Design cpu_design, start of the top module:
module cpu_design (reset, clock, write_read, M_address, M_data_in, M_data_out,overflow,status);
Size: about 1400 cells after synthesis, about 93 flip-flops, roughly 35 I/O pins, about 0.011 sq mm of cells after synthesis.
Settings: LEC_CHECK=0, CAP_MARGIN=35, CORE_MARGIN=2, CORE_UTILIZATION=66, CTS_CLUSTER_DIAMETER=89, SETUP_SLACK_MARGIN=-0.35, SLEW_MARGIN=20; clock period 4.28 ns.
run.sh (not shown) runs the stock make flow with config.mk's settings and CLKGATE_MAP_FILE=.
The baseline reached the layout checks and failed them: negative setup slack.
==> next run, changes <==
- CAP_MARGIN: 35 -> 20
- CORE_UTILIZATION: 66 -> 24
- CTS_CLUSTER_DIAMETER: 89 -> default
- SETUP_SLACK_MARGIN: -0.35 -> default
- clock period: 4.28 -> 9.75 ns (I/O delays scaled with it)
The new run ran to the end with no violations.
Setup slack is better by 1.4 ns.
Final area decreases by roughly a tenth.
Cell count increases by roughly a tenth.

---

cpu_design again, from the RTL that the note above started with.
make LEC_CHECK=0 CAP_MARGIN=20 CORE_MARGIN=2 CORE_UTILIZATION=40 CTS_CLUSTER_DIAMETER=333 CTS_CLUSTER_SIZE=13 SLEW_MARGIN=20 TNS_END_PERCENT=40 finish   # period 8.0 ns
The first run completed with no timing, DRC or antenna violations.
Edit:
CORE_UTILIZATION = 65   (was 40)
CTS_CLUSTER_DIAMETER = default   (was 333)
CTS_CLUSTER_SIZE = default   (was 13)
TNS_END_PERCENT = default   (was 40)
clock period = 2.78 ns   (was 8.0 ns; I/O delays follow)
=> The new run stopped in global routing (5_1_grt). Synthesized area does not change. Synthesized cell count is unchanged. Die area falls by 38%.
Edit:
CORE_UTILIZATION = 68   (was 65)
CTS_CLUSTER_SIZE = 47   (was default)
SETUP_SLACK_MARGIN = 0.76   (was default)
What happened: Now the flow died in clock tree synthesis (4_1_cts), error DPL-0033. Area after synthesis stays the same. Die area went down by 4.3%. Synthesized cell count is unchanged.
Edit:
CORE_UTILIZATION = 40   (was 68)
CTS_CLUSTER_SIZE = default   (was 47)
SETUP_SLACK_MARGIN = default   (was 0.76)
clock period = 8.0 ns   (was 2.78 ns; I/O delays follow)
The new run completed without violations.
Synthesized area does not change.
Die area grows by about 70%.
Synthesized cell count stays the same.
Edit:
CAP_MARGIN = 25   (was 20)
CELL_PAD_IN_SITES_GLOBAL_PLACEMENT = 1   (was default)
CORE_MARGIN = 3   (was 2)
CTS_CLUSTER_SIZE = 100   (was default)
HOLD_SLACK_MARGIN = -0.04   (was default)
Cell area is higher slightly.
Global-route usage is higher by 3.2 points.
Clock-buffer cell count does not change.
First-iteration DRC count is lower by a few percent.
Area after synthesis does not change.
Flip-flop count is unchanged.
Hold slack hardly moves.
Synthesized cell count stays the same.
Via count is higher slightly.
Core utilization is higher by 1.1 points.

---

Starting RTL as in the previous note.
clock: 4.02 ns
lec_check: 0
cap_margin: 20
core_aspect_ratio: 0.72
core_margin: 2
core_utilization: 72
cts_cluster_diameter: 376
cts_cluster_size: 100
place_density: 0.37
slew_margin: 20
tns_end_percent: 45
The first run never finished: it broke off in global routing (5_1_grt).
Rerun with:
CORE_UTILIZATION = 70   (was 72)
CTS_CLUSTER_DIAMETER = unset   (was 376)
CTS_CLUSTER_SIZE = 47   (was 100)
PLACE_DENSITY = unset   (was 0.37)
SETUP_SLACK_MARGIN = -0.22   (was unset)
TNS_END_PERCENT = 5   (was 45)
clock period = 2.78 ns   (was 4.02 ns; I/O delays follow)
The new run aborted during clock tree synthesis (4_1_cts) on DPL-0033.
Die size rises by a few percent.
Area after synthesis is unchanged.
Synthesized cell count is unchanged.
Rerun with:
ABC_AREA = 1   (was unset)
CORE_ASPECT_RATIO = unset   (was 0.72)
CORE_UTILIZATION = 71   (was 70)
CTS_CLUSTER_DIAMETER = 364   (was unset)
CTS_CLUSTER_SIZE = 97   (was 47)
SETUP_SLACK_MARGIN = unset   (was -0.22)
TNS_END_PERCENT = unset   (was 5)
clock period = 4.95 ns   (was 2.78 ns; I/O delays follow)
=>
- With this change the flow completed with no timing, DRC or antenna violations
- area after synthesis grows by 1.6%
- die area is about the same
- synthesized cell count grows by 31%
Rerun with:
ABC_AREA = unset   (was 1)
CORE_MARGIN = 7   (was 2)
CORE_UTILIZATION = 40   (was 71)
CTS_CLUSTER_DIAMETER = unset   (was 364)
CTS_CLUSTER_SIZE = 48   (was 97)
clock period = 8.0 ns   (was 4.95 ns; I/O delays follow)
Effect:
- The changed run completed without violations
- setup slack improved by 0.24 ns
- first-iteration DRC count decreases by about 50%
- cell area decreases by 3.5%
- worst hold slack got worse by 0.031 ns
- routed wire length increases by about 0.37%
Rerun with:
ABC_AREA = 1   (was unset)
CORE_MARGIN = 2   (was 7)
CORE_UTILIZATION = 65   (was 40)
CTS_CLUSTER_SIZE = unset   (was 48)
clock period = 9.75 ns   (was 8.0 ns; I/O delays follow)
=> The new run completed without violations. Setup slack gets better by 0.47 ns. Synthesized area grows by 1.6%. Sequential share of layout area rises by 0.12 points. Global-route usage is higher by 20 points. Non-clock buffer count fell by 34.
Rerun with:
CORE_UTILIZATION = 72   (was 65)
Result: The changed run completed without violations. Setup slack gets worse by 0.025 ns. Wire length rose by 2.1%. First-iteration DRC count is higher by 14%. Area after synthesis is unchanged.

---

## run A
The RTL this note starts from:
==> flow/design.v <==
module cpu_design (reset, clock, write_read, M_address, M_data_in, M_data_out,overflow,status);
input reset,clock;
input[7:0] M_data_in;
output reg write_read,overflow;
output reg [7:0] M_data_out;
output reg[11:0] M_address;
reg[15:0] IR;
reg[7:0] MDR;
reg[11:0] MAR,PC;
reg [7:0]R0;
reg [7:0]R1;
reg [7:0]R2;
reg [7:0]R3;
reg [7:0]A;
reg [8:0]F;
output reg[2:0] status;
parameter idle=4'b0000, load=4'b0001, move=4'b0010, add=4'b0011, sub=4'b0100, AND=4'b0101;
parameter OR=4'b0110, XOR=4'b0111, shrp=4'b1000, shlp=4'b1001, swap=4'b1010, jmp=4'b1011;
parameter jz=4'b1100, read=4'b1101, write=4'b1110, stop=4'b1111; 
always@(*)  
begin
	if((reset==1)&&(status==3)&&(IR[15:12]==write)) 
		write_read=1'b1; 
	else
		write_read=1'b0; 
	M_address=MAR;
	M_data_out=MDR;
	overflow=F[8]^F[7];
 end
always @(negedge clock or negedge reset) 
begin
	if(reset==1'b0)
	begin
		MAR<=12'b000000000000;
		status<=3'b000; 
	end
	else  
		case (status)
			3'b000: begin
						status<=3'b001;
						MAR<=PC;
						case(IR[9:8])
							2'b00: A<=R0;
							2'b01: A<=R1;
							2'b10: A<=R2;
							2'b11: A<=R3;
						endcase
					end
			3'b001: begin
						if(IR[15:12]==stop)status<=1;
						else if (IR[15:12]==swap|| (IR[15:12]==jmp)|| IR[15:12]==jz || IR[15:12]==read || IR[15:12]==write) 
							status<=3'b010;
						else
							status<=3'b000;
					end
			3'b010:begin 
						if(IR[15:12]==swap)
							status <= 3'b000;
						else if ((IR[15:12]==jmp)||(IR[15:12]==read)||(IR[15:12]==write))
						begin
							MAR <= IR[11:0];
							status <= 3'b011;
						end
						else if((IR[15:12]==jz)&& (R0[7:0] == 8'b0000_0000)) 
						begin
							MAR <= IR[11:0];
							status <= 3'b011;
						end
						else
						begin
							MAR <= PC;
							status <= 3'b011;
						end
					end
			3'b011:begin
						if((IR[15:12]==write) || (IR[15:12]==read))
						begin
							MAR<=PC;
							status<=3'b100;
						end
						else
							status<=3'b000;
					 end
			3'b100:begin
						status<=3'b000;
					 end
			default:status<=3'b000;
		endcase
end
always@(posedge clock or negedge reset) 
begin
	if(reset==1'b0) 
	begin
		IR<=16'h0000;
		PC<=12'b000000000000;
		MDR<=8'b00000000;
		R0<=8'b00000000;
		R1<=8'b00000000;
		R2<=8'b00000000;
		F=9'b000000000;
		R3<=8'b00000000; 
	end
	else
	begin
		case (status)
			3'b000: begin
						IR[15:8]<=M_data_in;
						IR[7:0]<=8'b00000000; 
						PC<=PC+12'b000000000001; 
					end  
			3'b001: begin  
						case(IR[15:12]) 
							load: R0<={4'b0000,IR[11:8]}; 
							swap:begin
									case(IR[11:10])
										2'b00:begin
													case(IR[9:8])
														2'b00:R0<=R0;
														2'b01:R1<=R0;
														2'b10:R2<=R0;
														2'b11:R3<=R0;
													endcase
												end
										2'b01:begin
													case(IR[9:8])
														2'b00:R0<=R1;
														2'b01:R1<=R1;
														2'b10:R2<=R1;
														2'b11:R3<=R1;
													endcase
												end
										2'b10:begin
													case(IR[9:8])
														2'b00:R0<=R2;
														2'b01:R1<=R2;
														2'b10:R2<=R2;
														2'b11:R3<=R2;
													endcase
												end
										2'b11:begin
													case(IR[9:8])
														2'b00:R0<=R3;
														2'b01:R1<=R3;
														2'b10:R2<=R3;
														2'b11:R3<=R3;
													endcase
												end
									endcase
								  end
							shlp:begin 
									case(IR[11:10]) 
										2'b00:R0<=R0<<1;
										2'b01:R1<=R1<<1;
										2'b10:R2<=R2<<1;
										2'b11:R3<=R3<<1;
									endcase
								  end
							shrp:begin
									case(IR[11:10]) 
										2'b00:R0<=R0>>1;
										2'b01:R1<=R1>>1;
										2'b10:R2<=R2>>1;
										2'b11:R3<=R3>>1;
									endcase
								  end
							add:begin
									case(IR[11:10])
										2'b00:begin
													F=A+R0;
													R0<=F[7:0];
												end
										2'b01:begin
													F=A+R1;
													R1<=F[7:0];
												end
										2'b10:begin
													F=A+R2;
													R2<=F[7:0];
												end
										2'b11:begin
													F=A+R3;
													R3<=F[7:0];
												end
									endcase
								 end
							sub:begin
									case(IR[11:10])
										2'b00:begin
													F=R0-A;
													R0<=F[7:0];
												end
										2'b01:begin
													F=R1-A;
													R1<=F[7:0];
												end
										2'b10:begin
													F=R2-A;
													R2<=F[7:0];
												end
										2'b11:begin
													F=R3-A;
													R3<=F[7:0];
												end
									endcase
								 end
							move:begin
										case(IR[11:10])
											2'b00:R0<=A;
											2'b01:R1<=A;
											2'b10:R2<=A;
											2'b11:R3<=A;
										endcase
								  end
							AND:begin
									case(IR[11:10])
										2'b00:R0=R0 & A;
										2'b01:R1=R1 & A;
										2'b10:R2=R2 & A;
										2'b11:R3=R3 & A;
									endcase
								 end
							OR:begin
									case(IR[11:10])
										2'b00:R0=R0 | A;
										2'b01:R1=R1 | A;
										2'b10:R2=R2 | A;
										2'b11:R3=R3 | A;
									endcase
								end
							XOR:begin
									case(IR[11:10])
										2'b00:R0=R0 ^ A;
										2'b01:R1=R1 ^ A;
										2'b10:R2=R2 ^ A;
										2'b11:R3=R3 ^ A;
									endcase
								 end
							default:;
						endcase
					end 
			3'b010:begin
						case(IR[15:12])
							swap:begin
									case(IR[11:10])
										2'b00:R0<=A;
										2'b01:R1<=A;
										2'b10:R2<=A;
										2'b11:R3<=A;
									endcase
								  end
							read:begin
									IR[7:0]<=M_data_in;
									PC<=PC+12'b000000000001;
								  end
							write:begin
										IR[7:0]<=M_data_in;
										PC<=PC+12'b000000000001;
										MDR<=R0;
									end
							jmp:begin
									IR[7:0]<=M_data_in;
									PC<=PC+12'b000000000001;
								 end
							jz:begin
									IR[7:0]<=M_data_in;
									PC<=PC+12'b000000000001;
								end
						endcase
					 end
			3'b011:begin
						case(IR[15:12])
							jmp:begin
										PC<=IR[11:0];
									end
							jz:begin
									if(R0==8'b00000000)
										PC<=IR[11:0];
								end
							read:begin
									R0<=M_data_in;
								end
							default:;
						endcase
					 end
			3'b100:begin
					 end
			default:; 
		endcase
	end
end 
endmodule
Settings: LEC_CHECK=0, ABC_AREA=0, CAP_MARGIN=40, CELL_PAD_IN_SITES_GLOBAL_PLACEMENT=0, CORE_MARGIN=9, CORE_UTILIZATION=21, CTS_CLUSTER_DIAMETER=155, CTS_CLUSTER_SIZE=60, GPL_ROUTABILITY_DRIVEN=0, GPL_TIMING_DRIVEN=1, HOLD_SLACK_MARGIN=0.22, MAX_ROUTING_LAYER=met5, MIN_ROUTING_LAYER=met1, PLACE_DENSITY_LB_ADDON=0.17, SETUP_SLACK_MARGIN=-0.08, SLEW_MARGIN=20, TNS_END_PERCENT=90; clock period 10.0 ns.
In summary, run A completed successfully, with a layout that passed the timing, design-rule and antenna checks.
Input-level comparison between run B and run A:
Settings: PLACE_DENSITY_LB_ADDON removed (was 0.17); CELL_PAD_IN_SITES_GLOBAL_PLACEMENT removed (was 0); CTS_CLUSTER_DIAMETER removed (was 155); TNS_END_PERCENT removed (was 90); HOLD_SLACK_MARGIN removed (was 0.22); CTS_CLUSTER_SIZE removed (was 60); MIN_ROUTING_LAYER removed (was met1); SETUP_SLACK_MARGIN removed (was -0.08); CAP_MARGIN changed from 40 to 20; GPL_ROUTABILITY_DRIVEN removed (was 0); CORE_UTILIZATION changed from 21 to 66; MAX_ROUTING_LAYER removed (was met5); GPL_TIMING_DRIVEN removed (was 1); ABC_AREA removed (was 0); CORE_MARGIN changed from 9 to 2; the clock period (ns, I/O delays scaled along) changed from 10.0 to 10.6.
- Result: PASS for each of run A and run B
- What run A reported for global-route wire length before repair has to be multiplied by 0.830 to get the figure for run B.
- Worst setup slack: run B vs run A — no meaningful difference
> inputs changed (run B -> run C)
Settings: setting HOLD_SLACK_MARGIN to -0.04 for the first time; changing CORE_UTILIZATION from 66 to 40; changing CORE_MARGIN from 2 to 3; changing the clock period (ns, I/O delays scaled along) from 10.6 to 8.0.
--- outcome ---
The flow did not stop early for run C: all stages ran, and the layout cleared the timing, design-rule and antenna checks.
Of run C and run B, run C shows the higher post-route cell area, with run B below it.
Tally of clock buffers in the finished layout: run C < run B
~same flip-flop count in run C and run B
Largest incremental delay on the critical path: run C vs run B down 0.19 ns
Run C against run B; count of non-filler cells in the finished layout is up by a little under 10%.
Run B fits on a die that is smaller than the die of run C.
Diff run C..run B | clock buffer and inverter area fraction after layout | negligible
Lower number of vias in the routed layout goes to run C over run B.
In the reports for run C and run B, the smaller area overhead of the layout relative to synthesis belongs to run B.
Of run C and run B, it is run C that has the higher wire length.
diff inputs: run C => run D
Settings: removing HOLD_SLACK_MARGIN (formerly -0.04); setting CTS_CLUSTER_DIAMETER to 141 for the first time; setting TNS_END_PERCENT to 5 for the first time; setting CTS_CLUSTER_SIZE to 93 for the first time; changing CORE_MARGIN from 3 to 2.
Number of standard cells in the final layout excluding fillers: run D vs run C — no meaningful difference. Run D -> run C: routed metal-1 wire length flat. Between run C and run D, the difference in final instance area is negligible. Iteration tally of the first detailed-router pass, run C and run D: lower on run D. Number of placement rows came out higher on run D than on run C. Final RePlAce weighted congestion delta (run D -> run C): insignificant. Compared run C against run D; routed wire length within noise.
[inputs] run E vs run D
Settings: removing CTS_CLUSTER_DIAMETER (formerly 141); removing TNS_END_PERCENT (formerly 5); removing CTS_CLUSTER_SIZE (formerly 93); changing the clock period (ns, I/O delays scaled along) from 8.0 to 7.69.
Findings:
Run E: flow completed, timing, DRC and antenna clean. In terms of cell count, run E and run D differ only marginally. Compared with run D, in run E via count increased about 0.8%; detailed-router iteration count before antenna repair decreased 1; area fraction in full adders, half adders and majority gates essentially unchanged. Run E vs. run D: register-to-register setup slack shows an increase of 0.07 ns. On number of cells after detailed placement, run E and run D are neck and neck.

---

## exp/pepper
// cpu_design: RTL as listed in full above, without the edits since
Settings: LEC_CHECK=0, ABC_AREA=1, CAP_MARGIN=20, CORE_MARGIN=2, CORE_UTILIZATION=71, CTS_CLUSTER_DIAMETER=364, CTS_CLUSTER_SIZE=97, SETUP_SLACK_MARGIN=0.66, SLEW_MARGIN=20, TNS_END_PERCENT=5; clock period 4.28 ns.
No final results exist for exp/pepper, since it was stopped by error GRT-0232 during global routing.
#### Input delta (exp/sierra over exp/pepper)
Settings: SETUP_SLACK_MARGIN no longer set, was 0.66; CTS_CLUSTER_DIAMETER no longer set, was 364; TNS_END_PERCENT no longer set, was 5; CTS_CLUSTER_SIZE no longer set, was 97; CORE_UTILIZATION now 68, was 71; ABC_AREA no longer set, was 1; the clock period (ns, I/O delays scaled along) now 7.69, was 4.28.
--- outcome ---
- Both conditions hold for exp/sierra: the flow ran to the end and the final layout passed the timing, design-rule and antenna checks.
- Compared with exp/pepper, exp/sierra shows a lower netlist area before placement.
- Number of cells in the yosys synthesis report sits lower in exp/sierra than in exp/pepper.
- The final reports for exp/sierra and exp/pepper show instance count of the mapped netlist lower in the former.
- Run comparison: exp/pepper largest combinational cell category by area simple AND/OR/NAND/NOR gates; exp/sierra largest combinational cell category by area AND-OR/OR-AND gates
- Fraction of the mapped netlist area in simple logic gates ends up higher on exp/pepper.
Relative to exp/sierra, the following input files were edited for exp/raven:
Settings: setting PLACE_DENSITY to 0.38 for the first time; setting ABC_AREA to 1 for the first time; changing CORE_UTILIZATION from 68 to 66; changing the clock period (ns, I/O delays scaled along) from 7.69 to 6.78.
## What came out
On hold slack, the lower figure sits with exp/sierra, not exp/raven.
exp/raven vs exp/sierra on wire length of the first global-routing pass: exp/raven is the higher one.
Routed wire length up about 3.7% in exp/raven wrt exp/sierra
Mean instance size in the synthesized netlist went down by more than 10% going from exp/sierra to exp/raven.
Master of the slowest instance on the critical path = clkdlybuf4s50_1: exp/raven; master of the slowest instance on the critical path = dfrtn_1: exp/sierra
Setup changes, exp/raven to exp/zinc
Settings: CORE_UTILIZATION: 66 -> 71; PLACE_DENSITY: 0.38 -> unset; CTS_CLUSTER_SIZE: unset -> 97; CTS_CLUSTER_DIAMETER: unset -> 364; the clock period (ns, I/O delays scaled along): 6.78 -> 4.28.
## What came out
- No final results exist for exp/zinc, since it was stopped by error GRT-0232 during global routing.
- Relative to exp/raven, floorplan utilization has increased by 5.6 points in exp/zinc.
- exp/zinc vs. exp/raven: number of cells in the design after placement went up 78; async set-or-reset flop fraction in the synthesized netlist ~0 delta; post-cts gate resize count rose by 85; weighted congestion at the end of routability-driven global placement now larger.
- Looking only at die area, and setting everything else aside, the higher value of exp/raven and exp/zinc goes to exp/raven.
- | post-placement cell area | exp/zinc vs exp/raven | about 7% higher |
- On pre-CTS setup slack, exp/raven beats exp/zinc.
- From exp/zinc to exp/raven, portion of the post-synthesis area used by sequential elements did not move at all.
- Against exp/raven as the reference, exp/zinc delivers a higher final HPWL from detailed placement.
Changes in exp/lagoon relative to exp/zinc:
Settings: PLACE_DENSITY newly set to 0.37.
### Flow results
- Tool error GRT-0232 stopped exp/lagoon during global routing; no final results.
- Area of the chip came out exactly the same in exp/lagoon and exp/zinc.
- Diff exp/lagoon..exp/zinc | synthesized area divided by synthesized cell count | unchanged
- From exp/zinc to exp/lagoon, register share after synthesis did not move at all.
